== before ==
==> flow/design.v (excerpt) <==
module cordic_dds #(
 parameter OUT_WIDTH = 16,
 parameter OUT_REGISTER_EN = 1,
 parameter FREQ_WORD_INIITIAL = 32'h6D3A06,  
 parameter PHASE_WORD_INIITIAL = 0,
 parameter K = 16'h4DBA
)(
 input                      clk,
 input                      rst_n,
 input                      cfg_vld,
 input      [31:0]          cfg_freq_word,
 input      [31:0]          cfg_phase_word,
 output reg                 sig_vld_o,
 output     [OUT_WIDTH-1:0] sin_o,
 output     [OUT_WIDTH-1:0] cos_o
    );
export LEC_CHECK = 0
export ABC_AREA = 1
export CAP_MARGIN = 20
export CELL_PAD_IN_SITES_DETAIL_PLACEMENT = 2
export CORE_MARGIN = 2
export CORE_UTILIZATION = 54
export CTS_CLUSTER_SIZE = 18
export GPL_ROUTABILITY_DRIVEN = 0
export GPL_TIMING_DRIVEN = 0
export MIN_ROUTING_LAYER = met2
export PLACE_DENSITY = 0.74
export SETUP_SLACK_MARGIN = 0.1
export SLEW_MARGIN = 40
create_clock -name core_clock -period 5.0 [get_ports {clk}]
run.sh (not shown) runs the stock make flow with config.mk's settings and CLKGATE_MAP_FILE=.
before failed in detailed placement (3_5_place_dp) with DPL-0033.
Edits applied to the flow inputs when going from before to after:
Settings: CORE_UTILIZATION: 54 -> 58; CELL_PAD_IN_SITES_DETAIL_PLACEMENT: 2 -> unset; PLACE_DENSITY: 0.74 -> unset; CTS_CLUSTER_SIZE: 18 -> unset; ABC_AREA: 1 -> unset; SLEW_MARGIN: 40 -> 20; SETUP_SLACK_MARGIN: 0.1 -> unset; MIN_ROUTING_LAYER: met2 -> unset; GPL_ROUTABILITY_DRIVEN: 0 -> unset; GPL_TIMING_DRIVEN: 0 -> unset; the clock period (ns, I/O delays scaled along): 5.0 -> 4.35.
Between after and before, it is after whose synthesized-area fraction occupied by ao, oa, aoi and oai cells is higher, by 5.8 points.
after vs. before: synthesized instance count went down about 30%, post-synthesis chip area from yosys went down about 12%.
before → after: initial standard-cell utilization of the core up 4.1 points; distinct cell type count after synthesis up 29%; I/O pin count flat.
after | stages: all done | timing, DRC, antenna: all pass
Die area shrinks by more than 10% when moving from before to after.
Delta (after minus before): simple-gate share of the synthesized area decreased 14 points; synthesized area moved down.

---

cordic_dds again, from the RTL that the note above started with.
export LEC_CHECK = 0
export ABC_AREA = 0
export CAP_MARGIN = 20
export CELL_PAD_IN_SITES_DETAIL_PLACEMENT = 2
export CELL_PAD_IN_SITES_GLOBAL_PLACEMENT = 1
export CORE_MARGIN = 2
export CORE_UTILIZATION = 54
export CTS_CLUSTER_SIZE = 18
export GPL_ROUTABILITY_DRIVEN = 0
export GPL_TIMING_DRIVEN = 0
export MAX_ROUTING_LAYER = met4
export MIN_ROUTING_LAYER = met2
export PLACE_DENSITY = 0.74
export SETUP_SLACK_MARGIN = 0.1
export SLEW_MARGIN = 40
create_clock -name core_clock -period 2.83 [get_ports {clk}]
The first run aborted during detailed placement (3_5_place_dp), error DPL-0033.
Change:
Settings changed: ABC_AREA 0 to not set, CELL_PAD_IN_SITES_DETAIL_PLACEMENT 2 to not set, CELL_PAD_IN_SITES_GLOBAL_PLACEMENT 1 to not set, CORE_UTILIZATION 54 to 40, CTS_CLUSTER_SIZE 18 to not set, GPL_ROUTABILITY_DRIVEN 0 to not set, GPL_TIMING_DRIVEN 0 to not set, MAX_ROUTING_LAYER met4 to not set, MIN_ROUTING_LAYER met2 to not set, PLACE_DENSITY 0.74 to not set, SETUP_SLACK_MARGIN 0.1 to not set, SLEW_MARGIN 40 to 20.
Clock period 2.83 ns to 4.35 ns, I/O delays scaled along.
=> The changed run completed with no timing, DRC or antenna violations. Die area came out higher by 35%. Synthesized area is unchanged. Synthesized cell count does not change.
Change:
Settings changed: ABC_AREA set to 1, CORE_UTILIZATION 40 to 63, CTS_CLUSTER_DIAMETER set to 196, CTS_CLUSTER_SIZE set to 97, PLACE_DENSITY set to 0.36, SETUP_SLACK_MARGIN set to -0.1, TNS_END_PERCENT set to 10.
Clock period 4.35 ns to 1.77 ns, I/O delays scaled along.
Outcome: The changed run did not get past global routing (5_1_grt); synthesized area rose by roughly a tenth; synthesized cell count rose by well over a third; die area is lower by a quarter to a third.
Change:
Settings changed: ABC_AREA 1 to not set, CORE_UTILIZATION 63 to 26, CTS_CLUSTER_DIAMETER 196 to not set, CTS_CLUSTER_SIZE 97 to not set, PLACE_DENSITY 0.36 to 0.74, SETUP_SLACK_MARGIN -0.1 to not set, TNS_END_PERCENT 10 to not set.
Clock period 1.77 ns to 5.0 ns, I/O delays scaled along.
Result: With this change the flow completed with no timing, DRC or antenna violations. Area after synthesis is lower by 12%. Die size is higher by 110%. Synthesized cell count is lower by 32%.
